== v28 ==
## uart_top
module uart_top #(
    parameter   OPERAND_WIDTH = 512,
    parameter   ADDER_WIDTH   = 128,
    parameter   NBYTES        = OPERAND_WIDTH / 8,  
    parameter   CLK_FREQ      = 125_000_000,
    parameter   BAUD_RATE     = 7_812_500    
  )  
  (
    input   wire   iClk, iRst,
    input   wire   iRx,
    output  wire   oTx
  );
export LEC_CHECK = 0
export ABC_AREA = 0
export CAP_MARGIN = 40
export CELL_PAD_IN_SITES_DETAIL_PLACEMENT = 2
export CELL_PAD_IN_SITES_GLOBAL_PLACEMENT = 1
export CORE_MARGIN = 7
export CORE_UTILIZATION = 16
export GPL_ROUTABILITY_DRIVEN = 0
export GPL_TIMING_DRIVEN = 0
export MIN_ROUTING_LAYER = met2
export SETUP_SLACK_MARGIN = 1.4
export SLEW_MARGIN = 5
export TNS_END_PERCENT = 70
create_clock -name core_clock -period 5.7 [get_ports {iClk}]
run.sh (not shown) runs the stock make flow with config.mk's settings and CLKGATE_MAP_FILE=.
v28 finished every step from synthesis to the final layout, and the layout passed the timing, design-rule and antenna checks.
Input-level comparison between v45 and v28:
- swapping 40 for 5 in CAP_MARGIN
- swapping 7 for 2 in CORE_MARGIN
- putting PLACE_DENSITY at 0.83 where nothing was set
- clearing CELL_PAD_IN_SITES_DETAIL_PLACEMENT, which used to be 2
- putting CTS_CLUSTER_DIAMETER at 347 where nothing was set
- clearing CELL_PAD_IN_SITES_GLOBAL_PLACEMENT, which used to be 1
- swapping 5 for 20 in SLEW_MARGIN
- swapping 1.4 for 0.38 in SETUP_SLACK_MARGIN
- clearing TNS_END_PERCENT, which used to be 70
- swapping 16 for 31 in CORE_UTILIZATION
- swapping 0 for 1 in ABC_AREA
- swapping 5.7 for 5.09 in the clock period (ns, I/O delays scaled along)
==> comparison <==
v28 -> v45: die outline height decreased by more than a quarter
v45 did not make it past global routing (5_1_grt), where a tool error ended it.
v28 → v45: placement-stage cell area now sits lower; number of clock buffers inserted by TritonCTS now sits lower.
#### Input delta (v47 over v45)
- clearing GPL_ROUTABILITY_DRIVEN, which used to be 0
- clearing MIN_ROUTING_LAYER, which used to be met2
- swapping 31 for 46 in CORE_UTILIZATION
- clearing SETUP_SLACK_MARGIN, which used to be 0.38
- swapping 5 for 20 in CAP_MARGIN
- clearing GPL_TIMING_DRIVEN, which used to be 0
- clearing ABC_AREA, which used to be 1
- clearing CTS_CLUSTER_DIAMETER, which used to be 347
- clearing PLACE_DENSITY, which used to be 0.83
- swapping 5.09 for 4.2 in the clock period (ns, I/O delays scaled along)
## What came out
v47 was carried through to the last stage, and its layout satisfied the timing, design-rule and antenna checks.
Between v47 and v45, the number of clock buffers inserted by TritonCTS is higher for v47.
Synthesized-area fraction occupied by adder cells of v47 is on par with v45.
Die size: v47 vs v45 down 31%
Here is what was changed in the inputs of v33 compared with v47.
- changing CORE_UTILIZATION from 46 to 72
- setting CTS_CLUSTER_DIAMETER to 117 for the first time
- setting TNS_END_PERCENT to 5 for the first time
- changing the clock period (ns, I/O delays scaled along) from 4.2 to 2.33
==> comparison <==
- The flow completed for v33, but it is not clean: the layout still shows negative setup slack.
- Detailed route, v33 vs v47: via total higher for v33
- Reg2reg setup slack delta for v33 relative to v47: 1.43 ns lower
- Taking v47 as the reference, in v33 post-layout net count rose about 5.4%, detailed-routing wirelength on met1 moved down, number of iterations in the first detailed-routing pass increased 1, wire length of the first global-routing pass increased 20000 um.
Here is what was changed in the inputs of v13 compared with v33.
- a deleted CTS_CLUSTER_DIAMETER that had been 117
- a change of CORE_UTILIZATION from 72 to 40
- a deleted TNS_END_PERCENT that had been 5
- a change of the clock period (ns, I/O delays scaled along) from 2.33 to 8.0
[summary]
In summary, v13 completed successfully, with a layout that passed the timing, design-rule and antenna checks. Effective utilization at floorplan: v13 vs v33 down 32 points. Number of nets in the layout: v13 lower than v33. v13 — combinational fraction of design power 0.9 points lower, v33 as reference. Of v13 and v33, the run reporting the lower first-pass GRT wire length was v13. v13 and v33 ended up with nearly the same register cell area after layout. v13 vs. v33: area growth from synthesis to layout dropped 5.4 points; die size climbed 79%; leakage power of the design dropped 9.5%; number of iterations in the first detailed-routing pass dropped 2.
#### Input delta (v16 over v13)
- an added SETUP_SLACK_MARGIN of -0.27
- a change of CORE_UTILIZATION from 40 to 72
- a change of the clock period (ns, I/O delays scaled along) from 8.0 to 3.0
==> comparison <==
- Taking v13 as the reference, in v16 violation tally from detailed-route iteration zero rose by 47%; portion of total power attributed to the clock network fell by 2.4 points; length of routed met2 wiring rose by 12%; post-placement setup slack fell by 4.60 ns.
- In v16 the implementation completed, yet the final layout does not meet the checks, the culprit being negative setup slack.
- As far as cell area after synthesis goes, v16 and v13 are indistinguishable; the numbers are identical.
- In the flow results for v16 and v13, the clock-buffer cell count is smaller on v16.

Starting RTL as in the previous note.
==> flow/config.mk <==
export PLATFORM = sky130hd
export DESIGN_NAME = uart_top
export DESIGN_NICKNAME = uart_top
export VERILOG_FILES = /design/flow/design.v
export SDC_FILE = /design/flow/constraint.sdc
export NUM_CORES = 4
export LEC_CHECK = 0
export ABC_AREA = 0
export CAP_MARGIN = 20
export CELL_PAD_IN_SITES_DETAIL_PLACEMENT = 0
export CELL_PAD_IN_SITES_GLOBAL_PLACEMENT = 1
export CORE_ASPECT_RATIO = 1.47
export CORE_MARGIN = 5
export CORE_UTILIZATION = 72
export CTS_CLUSTER_DIAMETER = 264
export CTS_CLUSTER_SIZE = 99
export HOLD_SLACK_MARGIN = 0.18
export MAX_ROUTING_LAYER = met4
export MIN_ROUTING_LAYER = met1
export PLACE_DENSITY = 0.38
export SETUP_SLACK_MARGIN = 1.2
export SLEW_MARGIN = 20
export TNS_END_PERCENT = 50
==> flow/constraint.sdc <==
create_clock -name core_clock -period 4.17 [get_ports {iClk}]
set_input_delay 0.8340 -clock core_clock [delete_from_list [all_inputs] [get_ports {iClk}]]
set_output_delay 0.8340 -clock core_clock [all_outputs]
set_load 0.01 [all_outputs]
The first run died in 3_1_place_gp_skip_io on GPL-0301.
Rerun with:
ABC_AREA = default   (was 0)
CELL_PAD_IN_SITES_DETAIL_PLACEMENT = default   (was 0)
CELL_PAD_IN_SITES_GLOBAL_PLACEMENT = default   (was 1)
CORE_ASPECT_RATIO = default   (was 1.47)
CORE_MARGIN = 2   (was 5)
CTS_CLUSTER_DIAMETER = default   (was 264)
CTS_CLUSTER_SIZE = default   (was 99)
HOLD_SLACK_MARGIN = default   (was 0.18)
MAX_ROUTING_LAYER = default   (was met4)
MIN_ROUTING_LAYER = default   (was met1)
PLACE_DENSITY = default   (was 0.38)
SETUP_SLACK_MARGIN = 0.78   (was 1.2)
TNS_END_PERCENT = default   (was 50)
clock period = 3.31 ns   (was 4.17 ns; I/O delays follow)
Outcome:
- This time the run finished but failed the layout checks on negative setup slack
- area after synthesis does not change
- synthesized cell count is unchanged
- die size decreases by 2.9%
Rerun with:
CAP_MARGIN = 15   (was 20)
CTS_CLUSTER_DIAMETER = 29   (was default)
clock period = 3.0 ns   (was 3.31 ns; I/O delays follow)
After rerunning: With this change the flow produced a layout that fails on max-capacitance violations, max-slew violations, negative setup slack. Core utilization increases by 6.8 points. Die size does not change. Worst setup slack gets worse by 0.34 ns. Clock power increases by 84%. Cell count increases by 4.3%. Power increases by 45%. Non-clock buffer count increases by 209. Area after synthesis stays the same. Clock-buffer cell count increases by 264. Cell area increases by 8.2%.
Rerun with:
CAP_MARGIN = 20   (was 15)
CORE_UTILIZATION = 66   (was 72)
CTS_CLUSTER_DIAMETER = default   (was 29)
SETUP_SLACK_MARGIN = default   (was 0.78)
clock period = 6.94 ns   (was 3.0 ns; I/O delays follow)
- This time the run completed without violations
- power came out lower by 67%
- setup slack gains 3.3 ns
- first-iteration DRC count came out lower by 53%
- count of clock-buffer cells in the layout came out lower by 231
- worst hold slack gains 0.24 ns
- routed wire length came out lower by 29%
- utilization came out lower by 17 points
- clock skew came out lower by 0.024 ns
- sequential power came out lower by about 60%
Power figures rest on the tool's default switching activity, not on a simulated workload.
